Design alu_top, start of the top module:
module alu_top(clk, a, b, op, out, carry_out, over_flow, zero);
export LEC_CHECK = 0
export ABC_AREA = 0
export CAP_MARGIN = 20
export CELL_PAD_IN_SITES_DETAIL_PLACEMENT = 0
export CELL_PAD_IN_SITES_GLOBAL_PLACEMENT = 0
export CORE_ASPECT_RATIO = 1.04
export CORE_MARGIN = 2
export CORE_UTILIZATION = 70
export CTS_CLUSTER_DIAMETER = 132
export CTS_CLUSTER_SIZE = 20
export GPL_ROUTABILITY_DRIVEN = 0
export MAX_ROUTING_LAYER = met4
export PLACE_DENSITY_LB_ADDON = 0.16
export SETUP_SLACK_MARGIN = -0.37
export SLEW_MARGIN = 20
export TNS_END_PERCENT = 50
create_clock -name core_clock -period 13.5 [get_ports {clk}]
run.sh (not shown) runs the stock make flow with config.mk's settings and CLKGATE_MAP_FILE=.
The first run finished with negative setup slack left.
==> next run, changes <==
- CORE_ASPECT_RATIO: 1.04 -> 0.5
- CORE_MARGIN: 2 -> 8
- CORE_UTILIZATION: 70 -> 36
- CTS_CLUSTER_DIAMETER: 132 -> 397
- PLACE_DENSITY: unset -> 0.35
- PLACE_DENSITY_LB_ADDON: 0.16 -> unset
- SETUP_SLACK_MARGIN: -0.37 -> -0.23
- clock period: 13.5 -> 14.1 ns (I/O delays scaled with it)
The new run produced a clean layout.
Sequential power fell by about 4%.
Worst setup slack improved by 0.68 ns.
Power fell by 2.2%.
Hold slack got worse by 0.19 ns.
Final area rose by 2.9%.
Synthesized cell count stays the same.
Routed wire length fell by 4.1%.
Via count fell by 18%.
Non-clock buffer count rose by 2.
First-iteration DRC count fell by 67%.
==> next run, changes <==
- ABC_AREA: 0 -> 1
- CAP_MARGIN: 20 -> 10
- CORE_ASPECT_RATIO: 0.5 -> 0.99
- CORE_MARGIN: 8 -> 2
- CORE_UTILIZATION: 36 -> 72
- HOLD_SLACK_MARGIN: unset -> -0.08
- PLACE_DENSITY: 0.35 -> 0.67
- SETUP_SLACK_MARGIN: -0.23 -> -0.48
- clock period: 14.1 -> 7.07 ns (I/O delays scaled with it)
=>
- This time the run finished but failed the layout checks on negative setup slack
- setup slack got worse by 6.6 ns
- via count rises by 36%
- core utilization climbs by 46 points
- design area is lower by about 3.3%
- power rose by about 100%
==> next run, changes <==
- CAP_MARGIN: 10 -> 20
- CELL_PAD_IN_SITES_GLOBAL_PLACEMENT: 0 -> 1
- CORE_ASPECT_RATIO: 0.99 -> 1.76
- CORE_UTILIZATION: 72 -> 55
- HOLD_SLACK_MARGIN: -0.08 -> unset
- PLACE_DENSITY: 0.67 -> unset
- PLACE_DENSITY_LB_ADDON: unset -> 0.16
- SETUP_SLACK_MARGIN: -0.48 -> -0.37
- clock period: 7.07 -> 7.92 ns (I/O delays scaled with it)
What happened: The changed run finished with negative setup slack left. Count of clock-buffer cells in the layout went up by 1. Total power went down by 14%. Design area went up by 0.71%. Synthesized area does not change. Hold slack loses 0.10 ns. Wire length went down by 38%. Via count went down by 24%. Worst setup slack gains 1.6 ns. Global-route usage went down by 26 points.
==> next run, changes <==
- ABC_AREA: 1 -> 0
- CELL_PAD_IN_SITES_GLOBAL_PLACEMENT: 1 -> 0
- CORE_MARGIN: 2 -> 8
- CORE_UTILIZATION: 55 -> 36
- PLACE_DENSITY: unset -> 0.54
- PLACE_DENSITY_LB_ADDON: 0.16 -> unset
- SETUP_SLACK_MARGIN: -0.37 -> -0.23
- clock period: 7.92 -> 14.1 ns (I/O delays scaled with it)
Result: With this change the flow finished clean. Total power shrinks by 43%. Final area grows by 2.9%. Maximum frequency shrinks by 9.0%. Hold slack is better by 0.15 ns. Sequential share of layout area shrinks by 0.70 points. Final cell count grows by 4.2%. Critical path depth shrinks by 3. Wire length grows by 15%. Via count shrinks by 1.3%. Setup slack is better by 4.9 ns.

The RTL this note starts from:
==> flow/design.v <==
module alu_top(clk, a, b, op, out, carry_out, over_flow, zero);
input clk;
input [31:0] a, b;
input [2:0] op;
output reg [31:0] out;
output reg carry_out, over_flow, zero;
reg [31:0] a_r, b_r;
reg [2:0] op_r;
wire [31:0] alu_out;
wire alu_carry_out, alu_over_flow, alu_zero;
ALU alu_core(a_r, b_r, op_r, alu_out, alu_carry_out, alu_over_flow, alu_zero);
always @(posedge clk) begin
	a_r <= a;
	b_r <= b;
	op_r <= op;
	out <= alu_out;
	carry_out <= alu_carry_out;
	over_flow <= alu_over_flow;
	zero <= alu_zero;
end
endmodule

module xorgate(a, b, out);
output[31:0] out;
input wire[31:0] a, b;
generate  
genvar index;
for (index = 0; index<32; index = index + 1)
	begin: xorgen
		xor xor1(out[index], a[index], b[index]);
	end
endgenerate
endmodule
module andgate(a, b, out);
output[31:0] out;
input[31:0] a, b;
generate  
genvar index;
for (index = 0; index<32; index = index + 1)
	begin: andgen
		and and1(out[index], a[index], b[index]);  
	end
endgenerate
endmodule
module orgate(a, b, out);
output[31:0] out;
input[31:0] a, b;
generate  
genvar index;
for (index = 0; index<32; index = index + 1)
	begin: orgen
		or or1(out[index], a[index], b[index]);
	end
endgenerate
endmodule
module adder(sum, carryout, a, b, carryin);
output sum, carryout;
input a, b, carryin;
xor sumbit(sum, a, b, carryin);
and bc(b_c, b, carryin);
and ac(a_c, a, carryin);
and ab(a_b, a, b);
or cout(carryout, b_c, a_c, a_b);
endmodule
module adder32Bit(addo, carryout, over_flow, A, B, carry_in);
output[31:0] addo;  
output carryout;  
output over_flow;  
input[31:0] A;  
input[31:0] B;  
input carry_in;
wire[31:0] carry_oarray;
adder adder_init (addo[0], carry_oarray[0], A[0], B[0], carry_in);
adder adder1 (addo[1], carry_oarray[1], A[1], B[1], carry_oarray[0]);
generate  
genvar index;
for (index = 2; index<32; index = index + 1)
	begin: add32b
	adder addergen (addo[index], carry_oarray[index], A[index], B[index], carry_oarray[index-1]);
	end
endgenerate
assign carryout = carry_oarray[31];
wire abxor, abcoutxor;
xor xor1(abxor, A[31], B[31]);
xor xor2(abcoutxor, carryout, abxor);
xor xor3(over_flow, addo[31], abcoutxor);
endmodule 
module slt(sum, overflow, slto);
input[31:0] sum;
input overflow;
output slto;
xor slt_xor(slto, sum[31], overflow);
endmodule
module structuralMultiplexer(out, mux_command, ando, oro, xoro, addo, slto);
output[31:0] out;
input[2:0] mux_command;  
input[31:0] ando;  
input[31:0] oro;  
input[31:0] xoro;  
input[31:0] addo;  
input slto;  
wire[2:0] inv_command;
wire[31:0] enableand, enableor, enablexor, enableadd;  
wire enableslt;  
not notCommand0(inv_command[0], mux_command[0]);  
not notCommand1(inv_command[1], mux_command[1]);
not notCommand2(inv_command[2], mux_command[2]);
and slt_and(enableslt, slto, inv_command[2], mux_command[1], inv_command[0]);
generate
genvar index;
for (index = 0; index<32; index = index + 1)
	begin: muxgen 
		and ando_and(enableand[index], ando[index], inv_command[2], mux_command[1], mux_command[0]);  
		and oro_and(enableor[index], oro[index], mux_command[2], inv_command[1], inv_command[0]);  
		and xoro_and(enablexor[index], xoro[index], inv_command[2], inv_command[1], mux_command[0]);  
		and addo_and(enableadd[index], addo[index], inv_command[2], inv_command[1], inv_command[0]);  
		or or1(out[index], enableand[index],  enableor[index], enablexor[index], enableadd[index], enableslt);  
	end
endgenerate
endmodule
module LUT(mux_command, a_inv, b_inv, carry_in, allow_overflow, addr);
output reg[2:0] mux_command;
output reg a_inv;
output reg b_inv;
output reg carry_in;
output reg allow_overflow;
input[2:0] addr;
always @ (addr) begin
	case(addr)
	3'd0: begin mux_command = 3'b000; a_inv = 0; b_inv = 0; carry_in = 0; allow_overflow = 1; end  
	3'd1: begin mux_command = 3'b000; a_inv = 0; b_inv = 1; carry_in = 1; allow_overflow = 1; end  
	3'd2: begin mux_command = 3'b001; a_inv = 0; b_inv = 0; carry_in = 0; allow_overflow = 1; end  
	3'd3: begin mux_command = 3'b010; a_inv = 0; b_inv = 1; carry_in = 1; allow_overflow = 0; end  
	3'd4: begin mux_command = 3'b011; a_inv = 0; b_inv = 0; carry_in = 0; allow_overflow = 1; end  
	3'd6: begin mux_command = 3'b011; a_inv = 1; b_inv = 1; carry_in = 0; allow_overflow = 1; end  
	3'd7: begin mux_command = 3'b100; a_inv = 0; b_inv = 0; carry_in = 0; allow_overflow = 1; end  
	3'd5: begin mux_command = 3'b100; a_inv = 1; b_inv = 1; carry_in = 0; allow_overflow = 1; end  
default: $display("Please check inputs");
endcase
end
endmodule
module ALU(a, b, addr, out, carry_out, over_flow, zero);
input[31:0] a, b;
input[2:0] addr;  
output[31:0] out;
output carry_out, over_flow, zero;
wire carry_in, b_inv;  
wire a_inv, allow_overflow;  
wire[2:0] mux_command;
wire[31:0] A, B;  
wire[31:0] addo, xoro, ando, oro;
wire slto;
LUT lookuptable(mux_command, a_inv, b_inv, carry_in, allow_overflow, addr);
generate
genvar index;
for (index = 0; index<32; index = index + 1)
	begin: abinv_gen
		xor a_invgen(A[index], a[index], a_inv);  
		xor b_invgen(B[index], b[index], b_inv);  
	end
endgenerate
andgate and_gate(A, B, ando);  
orgate or_gate(A, B, oro);  
xorgate xor_gate(A, B, xoro);  
adder32Bit add_gate(addo, carry_out, over_flow, A, B, carry_in);  
slt slt_gate(addo, over_flow, slto);
and allowoverflow_and(overflow, over_flow, allow_overflow);
structuralMultiplexer mux_structure(out, mux_command, ando, oro, xoro, addo, slto);
wire[31:0] equal;
generate  
genvar index1;
for (index1 = 0; index1 <32; index1 = index1+1)begin
                nor nor1(equal[index1], out[index1], 0);
end
endgenerate
and and1(zero, equal[0], equal[1], equal[2], equal[3],equal[4],equal[5],equal[6],equal[7],equal[8],equal[9],equal[10],equal[11],equal[12],equal[13],equal[14],equal[15],equal[16],equal[17],equal[18],equal[19],equal[20],equal[21],equal[22],equal[23],equal[24],equal[25],equal[26],equal[27],equal[28],equal[29],equal[30],equal[31]);
endmodule
Settings: LEC_CHECK=0, ABC_AREA=1, CAP_MARGIN=35, CORE_MARGIN=2, CORE_UTILIZATION=72, CTS_CLUSTER_DIAMETER=380, CTS_CLUSTER_SIZE=16, PLACE_DENSITY_LB_ADDON=0.2, SETUP_SLACK_MARGIN=-0.85, SLEW_MARGIN=20; clock period 11.6 ns.
The baseline ended with an error in 5_1_grt (GRT-0232).
Edit:
Settings changed: CAP_MARGIN 35 to 20, PLACE_DENSITY set to 0.35, PLACE_DENSITY_LB_ADDON 0.2 to unset, SETUP_SLACK_MARGIN -0.85 to -0.56.
Clock period 11.6 ns to 7.88 ns, I/O delays scaled along.
Effect: Now the flow did not get past 4_1_cts; area after synthesis stays the same; die area is unchanged; synthesized cell count is unchanged.
Edit:
Settings changed: CAP_MARGIN 20 to 35, PLACE_DENSITY 0.35 to unset, PLACE_DENSITY_LB_ADDON set to 0.2, SETUP_SLACK_MARGIN -0.56 to -0.85.
Clock period 7.88 ns to 11.7 ns, I/O delays scaled along.
Now the flow finished but fails on setup timing. Synthesized area does not change. Die area is unchanged. Synthesized cell count is unchanged.
Edit:
Settings changed: ABC_AREA 1 to unset, CAP_MARGIN 35 to 20, CTS_CLUSTER_DIAMETER 380 to unset, CTS_CLUSTER_SIZE 16 to 99, PLACE_DENSITY_LB_ADDON 0.2 to unset, SETUP_SLACK_MARGIN -0.85 to unset.
Clock period 11.7 ns to 13.7 ns, I/O delays scaled along.
What happened: The changed run finished but fails on setup timing; utilization decreases by 2.4 points; total power decreases by 17%; worst hold slack improved by 0.15 ns; combinational power decreases by 17%; wire length decreases by 12%; synthesized area increases by 3.5%.
Power and IR drop assume default switching activity.
